Setup of job 4856:
// processing_fsm
module processing_fsm(clock, reset, start_signal, size, done, 
                            buf_0_write_en, buf_1_write_en, error_buf_write_en,
                            buf_0_w_data, buf_1_w_data, error_mem_w_data,
                            buf_0_r_data, buf_1_r_data, error_mem_r_data,
                            buf_0_addr, buf_1_addr, error_mem_addr, buf_sel);
export LEC_CHECK = 0
export ABC_AREA = 1
export CAP_MARGIN = 0
export CORE_MARGIN = 2
export CORE_UTILIZATION = 72
export CTS_CLUSTER_SIZE = 10
export PLACE_DENSITY = 0.42
export SETUP_SLACK_MARGIN = 0.37
export SLEW_MARGIN = 20
export TNS_END_PERCENT = 20
create_clock -name core_clock -period 4.59 [get_ports {clock}]
run.sh (not shown) runs the stock make flow with config.mk's settings and CLKGATE_MAP_FILE=.
Every stage of the flow completed for job 4856, and the final layout passed the timing, design-rule and antenna checks.
Input changes introduced in job 3529 (baseline for comparison: job 4856):
# job 4856
export LEC_CHECK = 0
export ABC_AREA = 1
export CAP_MARGIN = 0
export CORE_MARGIN = 2
export CORE_UTILIZATION = 72
export CTS_CLUSTER_SIZE = 10
export PLACE_DENSITY = 0.42
export SETUP_SLACK_MARGIN = 0.37
export SLEW_MARGIN = 20
export TNS_END_PERCENT = 20
create_clock -name core_clock -period 4.59 [get_ports {clock}]
# job 3529
export LEC_CHECK = 0
export CAP_MARGIN = 20
export CORE_MARGIN = 2
export CORE_UTILIZATION = 72
export PLACE_DENSITY = 0.79
export SLEW_MARGIN = 20
create_clock -name core_clock -period 4.33 [get_ports {clock}]
Notes after the runs:
Final checks on job 3529, whose flow otherwise completed, came back failing, citing setup timing.
Diff job 4856 -> job 3529: cell count shrank by 620; fraction of area in clock buffers and inverters saw an increase; maximum frequency from static timing analysis fell by 6.8%.
[inputs] job 4140 vs job 3529
# job 3529
export LEC_CHECK = 0
export CAP_MARGIN = 20
export CORE_MARGIN = 2
export CORE_UTILIZATION = 72
export PLACE_DENSITY = 0.79
export SLEW_MARGIN = 20
create_clock -name core_clock -period 4.33 [get_ports {clock}]
# job 4140
export LEC_CHECK = 0
export CAP_MARGIN = 20
export CORE_MARGIN = 2
export CORE_UTILIZATION = 65
export SLEW_MARGIN = 20
create_clock -name core_clock -period 4.4 [get_ports {clock}]
Final checks on job 4140, whose flow otherwise completed, came back failing, citing setup timing. The fraction of the cycle the final worst path needs reported for job 4140 is smaller than that of job 3529 by 2.0 points. Job 4140 vs. job 3529: fill cell total of the finished layout now sits higher. Uppermost layer routed = met4: job 3529; uppermost layer routed = met5: job 4140. Worst hold margin down 0.072 ns in job 4140 wrt job 3529. Looking at final design utilization across job 3529 and job 4140, the one that comes out higher is job 3529. As far as final design area excluding fillers is concerned, job 4140 and job 3529 perform about the same. The setup slack in job 4140 was higher than what job 3529 gave.
### job 4140 -> job 232
# job 4140
export LEC_CHECK = 0
export CAP_MARGIN = 20
export CORE_MARGIN = 2
export CORE_UTILIZATION = 65
export SLEW_MARGIN = 20
create_clock -name core_clock -period 4.4 [get_ports {clock}]
# job 232
export LEC_CHECK = 0
export CAP_MARGIN = 20
export CORE_MARGIN = 2
export CORE_UTILIZATION = 40
export SLEW_MARGIN = 20
create_clock -name core_clock -period 7.0 [get_ports {clock}]
--- outcome ---
- The worst setup path startpoint comes out sw_pixel[3] in one run and w_pixel[3] in the other, namely in job 4140 and job 232 respectively.
- Sort job 4140 and job 232 by die size desc -> top: job 232
- Looking at slowest stage cell on the critical path, the fa_1 result is from job 4140; the dfrtp_1 one comes from job 232.
- On total number of vias, the higher figure sits with job 4140, not job 232.
- Job 232: done, clean on timing, DRC and antenna
> inputs changed (job 232 -> job 6705)
# job 232
export LEC_CHECK = 0
export CAP_MARGIN = 20
export CORE_MARGIN = 2
export CORE_UTILIZATION = 40
export SLEW_MARGIN = 20
create_clock -name core_clock -period 7.0 [get_ports {clock}]
# job 6705
export LEC_CHECK = 0
export ABC_AREA = 0
export CAP_MARGIN = 40
export CELL_PAD_IN_SITES_DETAIL_PLACEMENT = 1
export CORE_ASPECT_RATIO = 0.54
export CORE_MARGIN = 2
export CORE_UTILIZATION = 47
export CTS_CLUSTER_SIZE = 89
export GPL_ROUTABILITY_DRIVEN = 0
export HOLD_SLACK_MARGIN = 0.04
export MAX_ROUTING_LAYER = met4
export SLEW_MARGIN = 20
export TNS_END_PERCENT = 80
create_clock -name core_clock -period 7.0 [get_ports {clock}]
==> comparison <==
Taking job 6705 over job 232, the post-detailed-routing wire length ratio works out to 1.18.
Of job 6705 and job 232, the higher overall die area belongs to job 232.
Worst setup slack (job 6705 over job 232): decrease, 0.083 ns
Job 6705 vs job 232, worst path arrival time went up by 0.13 ns.
Global-route usage ended up 9.1 points higher on job 6705 than on job 232.
Job 6705 vs. job 232: instance count after placement with tap cells included went down by 112.
Compared with job 232, job 6705 shows a higher clock edge transition at the registers on the reported setup and hold paths.
Comparing job 6705 and job 232, the higher routing usage on met3 was measured on job 6705.


processing_fsm again, from the RTL that the note above started with.
Settings: LEC_CHECK=0, CAP_MARGIN=20, CELL_PAD_IN_SITES_DETAIL_PLACEMENT=1, CORE_MARGIN=3, CORE_UTILIZATION=62, GPL_ROUTABILITY_DRIVEN=1, GPL_TIMING_DRIVEN=0, MAX_ROUTING_LAYER=met5, MIN_ROUTING_LAYER=met2, PLACE_DENSITY_LB_ADDON=0.19, SETUP_SLACK_MARGIN=0.09, SLEW_MARGIN=20, TNS_END_PERCENT=10; clock period 3.53 ns.
The first run ended with an error in 4_1_cts, error DPL-0033.
Next try:
Settings changed: CELL_PAD_IN_SITES_DETAIL_PLACEMENT 1 to not set, CORE_MARGIN 3 to 2, CORE_UTILIZATION 62 to 70, GPL_ROUTABILITY_DRIVEN 1 to not set, GPL_TIMING_DRIVEN 0 to 1, MIN_ROUTING_LAYER met2 to met1, TNS_END_PERCENT 10 to 5.
Clock period 3.53 ns to 4.56 ns, I/O delays scaled along.
With this change the flow finished with negative setup slack left.
Area after synthesis stays the same.
Die size drops by 13%.
Synthesized cell count does not change.
Next try:
Settings changed: CORE_UTILIZATION 70 to 33, GPL_TIMING_DRIVEN 1 to not set, MAX_ROUTING_LAYER met5 to not set, MIN_ROUTING_LAYER met1 to not set, PLACE_DENSITY_LB_ADDON 0.19 to not set, SETUP_SLACK_MARGIN 0.09 to not set, TNS_END_PERCENT 5 to not set.
Clock period 4.56 ns to 5.51 ns, I/O delays scaled along.
=> The new run completed with no timing, DRC or antenna violations. Clock skew grows by 8.8 ps. Die size grows by 110%. First-iteration DRC count shrinks by 21%. Setup slack is better by 510 ps. Final area shrinks by 0.40%. Utilization shrinks by 43 points. Flip-flop count does not change. Non-clock buffer count shrinks by 86.
Next try:
Settings changed: CORE_UTILIZATION 33 to 19, CTS_CLUSTER_SIZE set to 55.
Clock period 5.51 ns to 7.0 ns, I/O delays scaled along.
What happened: The new run passed the timing, design-rule and antenna checks; fmax decreases by a few percent; design area increases by a few percent; clock-buffer cell count increases by 3; synthesized cell count stays the same; non-clock buffer count decreases by 26; setup slack gets better by 1300 ps; final cell count increases by about a fifth; via count decreases by a few percent; wire length increases slightly.
